// CPU
module CPU(
    input logic clk,
    input logic rst,
    output logic [31:0] im_addr,
    input  logic [31:0] im_rdata,     
    output logic [31:0] dm_addr,
    output logic [31:0] dm_wdata,    
    output logic [3:0]  dm_web,       
    input  logic [31:0] dm_rdata      
);
logic [31:0] IF_PC;
logic [31:0] IF_pc4;
logic [31:0] IF_PC_next;
logic [31:0] IF_instr;
logic [31:0] ID_PC;
logic [31:0] ID_pc4;
logic [31:0] ID_instr;
logic IF_ID_stall;
logic IF_ID_flush;
logic [6:0] ID_opcode;
logic [4:0] ID_rd;
logic [2:0] ID_funct3;
logic [4:0] ID_rs1;
logic [4:0] ID_rs2;
logic [6:0] ID_funct7;
logic [31:0] ID_rs1_data;
logic [31:0] ID_rs2_data;
logic [31:0] ID_imm;
logic [1:0] ID_ALUOp;
logic [1:0] ID_ALUSrcA;
logic ID_ALUSrcB;
logic ID_Branch;
logic ID_Jal;
logic ID_Jalr;
logic ID_MemWrite;
logic ID_MemRead;
logic ID_RegWrite;
logic [1:0] ID_ResultSrc;
logic [3:0] ID_ALUControl;
logic [31:0] ID_pc_imm;
logic [31:0] ID_jalr_target;
logic ID_eq;
logic ID_lt;
logic ID_ltu;
logic ID_take_branch;
logic [1:0] ID_PCSel;
logic [1:0] ID_ForwardA;
logic [1:0] ID_ForwardB;
logic [31:0] ID_forward_rs1;
logic [31:0] ID_forward_rs2;
logic ID_Branch_Stall;
logic ID_EX_flush;
logic [31:0] EX_PC;
logic [31:0] EX_pc4;
logic [31:0] EX_rs1_data;
logic [31:0] EX_rs2_data;
logic [31:0] EX_imm;
logic [4:0] EX_rs1;
logic [4:0] EX_rs2;
logic [4:0] EX_rd;
logic [2:0] EX_funct3;
logic [3:0] EX_ALUControl;
logic [1:0] EX_ALUSrcA;
logic EX_ALUSrcB;
logic EX_MemWrite;
logic EX_MemRead;
logic EX_RegWrite;
logic [1:0] EX_ResultSrc;
logic [31:0] EX_alu_in1;
logic [31:0] EX_alu_in2;
logic [31:0] EX_alu_result;
logic [1:0] ForwardA;
logic [1:0] ForwardB;
logic [31:0] EX_forward_rs1;
logic [31:0] EX_forward_rs2;
logic [31:0] MEM_pc4;
logic [31:0] MEM_alu_result;
logic [31:0] MEM_rs2_data;
logic [4:0] MEM_rd;
logic [2:0] MEM_funct3;
logic MEM_MemWrite;
logic MEM_MemRead;
logic MEM_RegWrite;
logic [1:0] MEM_ResultSrc;
logic [31:0] MEM_load_data;
logic [31:0] MEM_fwd_data;
logic [31:0] WB_pc4;
logic [31:0] WB_alu_result;
logic [31:0] WB_load_data;
logic [4:0] WB_rd;
logic WB_RegWrite;
logic [1:0] WB_ResultSrc;
  ...
Size: roughly 6300 cells after synthesis.
Settings: LEC_CHECK=0, ABC_AREA=0, CAP_MARGIN=20, CORE_MARGIN=2, CORE_UTILIZATION=72, CTS_CLUSTER_DIAMETER=357, CTS_CLUSTER_SIZE=10, PLACE_DENSITY=0.6, SETUP_SLACK_MARGIN=1.85, SLEW_MARGIN=20, TNS_END_PERCENT=10; clock period 6.3 ns.
run.sh (not shown) runs the stock make flow with config.mk's settings and CLKGATE_MAP_FILE=.
The starting point failed in global routing (5_1_grt).
Next try:
- ABC_AREA: 0 -> unset
- CORE_UTILIZATION: 72 -> 59
- CTS_CLUSTER_DIAMETER: 357 -> unset
- CTS_CLUSTER_SIZE: 10 -> unset
- PLACE_DENSITY: 0.6 -> unset
- SETUP_SLACK_MARGIN: 1.85 -> unset
- TNS_END_PERCENT: 10 -> unset
- clock period: 6.3 -> 4.21 ns (I/O delays scaled with it)
Now the flow completed and failed the layout checks on setup timing.
Synthesized cell count stays the same.
Area after synthesis does not change.
Die size increases by 22%.
Next try:
- CORE_UTILIZATION: 59 -> 40
- PLACE_DENSITY: unset -> 0.6
- clock period: 4.21 -> 7.98 ns (I/O delays scaled with it)
After rerunning: The new run went through all stages and came out clean. Setup slack gains 2.4 ns. Core utilization is lower by 31 points. Power is lower by 52%.
Next try:
- CORE_ASPECT_RATIO: unset -> 1.01
- GPL_TIMING_DRIVEN: unset -> 0
- PLACE_DENSITY: 0.6 -> unset
- TNS_END_PERCENT: unset -> 80
- clock period: 7.98 -> 8.5 ns (I/O delays scaled with it)
=> This time the run produced a layout that fails on setup timing. Clock power shrinks by about 1%. Design area grows by 3.7%. Routed wire length came out higher by about 17%.

Starting RTL as in the previous note.
## CPU
module CPU(
    input logic clk,
    input logic rst,
    output logic [31:0] im_addr,
    input  logic [31:0] im_rdata,     
    output logic [31:0] dm_addr,
    output logic [31:0] dm_wdata,    
    output logic [3:0]  dm_web,       
    input  logic [31:0] dm_rdata      
);
logic [31:0] IF_PC;
logic [31:0] IF_pc4;
logic [31:0] IF_PC_next;
logic [31:0] IF_instr;
logic [31:0] ID_PC;
logic [31:0] ID_pc4;
logic [31:0] ID_instr;
logic IF_ID_stall;
logic IF_ID_flush;
logic [6:0] ID_opcode;
logic [4:0] ID_rd;
logic [2:0] ID_funct3;
logic [4:0] ID_rs1;
logic [4:0] ID_rs2;
logic [6:0] ID_funct7;
logic [31:0] ID_rs1_data;
logic [31:0] ID_rs2_data;
logic [31:0] ID_imm;
logic [1:0] ID_ALUOp;
logic [1:0] ID_ALUSrcA;
logic ID_ALUSrcB;
logic ID_Branch;
logic ID_Jal;
logic ID_Jalr;
logic ID_MemWrite;
logic ID_MemRead;
logic ID_RegWrite;
logic [1:0] ID_ResultSrc;
logic [3:0] ID_ALUControl;
logic [31:0] ID_pc_imm;
logic [31:0] ID_jalr_target;
logic ID_eq;
logic ID_lt;
logic ID_ltu;
logic ID_take_branch;
logic [1:0] ID_PCSel;
logic [1:0] ID_ForwardA;
logic [1:0] ID_ForwardB;
logic [31:0] ID_forward_rs1;
logic [31:0] ID_forward_rs2;
logic ID_Branch_Stall;
logic ID_EX_flush;
  ...
Settings: LEC_CHECK=0, CAP_MARGIN=10, CORE_MARGIN=2, CORE_UTILIZATION=72, CTS_CLUSTER_DIAMETER=350, CTS_CLUSTER_SIZE=35, MAX_ROUTING_LAYER=met4, PLACE_DENSITY=0.6, SETUP_SLACK_MARGIN=1.73, SLEW_MARGIN=20; clock period 6.97 ns.
The starting point did not get past global routing (5_1_grt) (GRT-0116).
Change:
==> flow/config.mk (replaced) <==
export PLATFORM = sky130hd
export DESIGN_NAME = CPU
export DESIGN_NICKNAME = CPU
export VERILOG_FILES = /design/flow/design.v
export SDC_FILE = /design/flow/constraint.sdc
export NUM_CORES = 4
export LEC_CHECK = 0
export CAP_MARGIN = 20
export CORE_MARGIN = 2
export CORE_UTILIZATION = 40
export PLACE_DENSITY = 0.6
export SLEW_MARGIN = 20
==> flow/constraint.sdc (replaced) <==
create_clock -name core_clock -period 4.6 [get_ports {clk}]
set_input_delay 0.9200 -clock core_clock [delete_from_list [all_inputs] [get_ports {clk}]]
set_output_delay 0.9200 -clock core_clock [all_outputs]
set_load 0.01 [all_outputs]
What happened:
- The changed run finished but failed the layout checks on setup timing
- die area rises by about 80%
- synthesized cell count is unchanged
- area after synthesis is unchanged
Change:
--- a/flow/config.mk
+++ b/flow/config.mk
@@ -9,4 +9,4 @@
 export CORE_MARGIN = 2
-export CORE_UTILIZATION = 40
-export PLACE_DENSITY = 0.6
+export CORE_UTILIZATION = 70
+export CTS_CLUSTER_SIZE = 57
 export SLEW_MARGIN = 20
==> flow/constraint.sdc (replaced) <==
create_clock -name core_clock -period 6.22 [get_ports {clk}]
set_input_delay 1.2440 -clock core_clock [delete_from_list [all_inputs] [get_ports {clk}]]
set_output_delay 1.2440 -clock core_clock [all_outputs]
set_load 0.01 [all_outputs]
The new run died in global routing (5_1_grt).
Synthesized area stays the same.
Synthesized cell count does not change.
Die size fell by well over a third.
Change:
--- a/flow/config.mk
+++ b/flow/config.mk
@@ -9,4 +9,5 @@
 export CORE_MARGIN = 2
-export CORE_UTILIZATION = 70
-export CTS_CLUSTER_SIZE = 57
+export CORE_UTILIZATION = 40
+export SETUP_SLACK_MARGIN = 1.59
 export SLEW_MARGIN = 20
+export TNS_END_PERCENT = 80
==> flow/constraint.sdc (replaced) <==
create_clock -name core_clock -period 8.5 [get_ports {clk}]
set_input_delay 1.7000 -clock core_clock [delete_from_list [all_inputs] [get_ports {clk}]]
set_output_delay 1.7000 -clock core_clock [all_outputs]
set_load 0.01 [all_outputs]
With this change the flow produced a clean layout.
Synthesized cell count does not change.
Synthesized area is unchanged.
Die area is higher by 74%.
Change:
--- a/flow/config.mk
+++ b/flow/config.mk
@@ -9,5 +9,4 @@
 export CORE_MARGIN = 2
-export CORE_UTILIZATION = 40
-export SETUP_SLACK_MARGIN = 1.59
+export CORE_UTILIZATION = 35
+export PLACE_DENSITY = 0.6
 export SLEW_MARGIN = 20
-export TNS_END_PERCENT = 80
==> flow/constraint.sdc (replaced) <==
create_clock -name core_clock -period 12.5 [get_ports {clk}]
set_input_delay 2.5000 -clock core_clock [delete_from_list [all_inputs] [get_ports {clk}]]
set_output_delay 2.5000 -clock core_clock [all_outputs]
set_load 0.01 [all_outputs]
Result:
- via count fell by 0.77%
- clock skew went down by 0.016 ns
- hold slack improved by 0.016 ns
Power figures rest on the tool's default switching activity, not on a simulated workload.
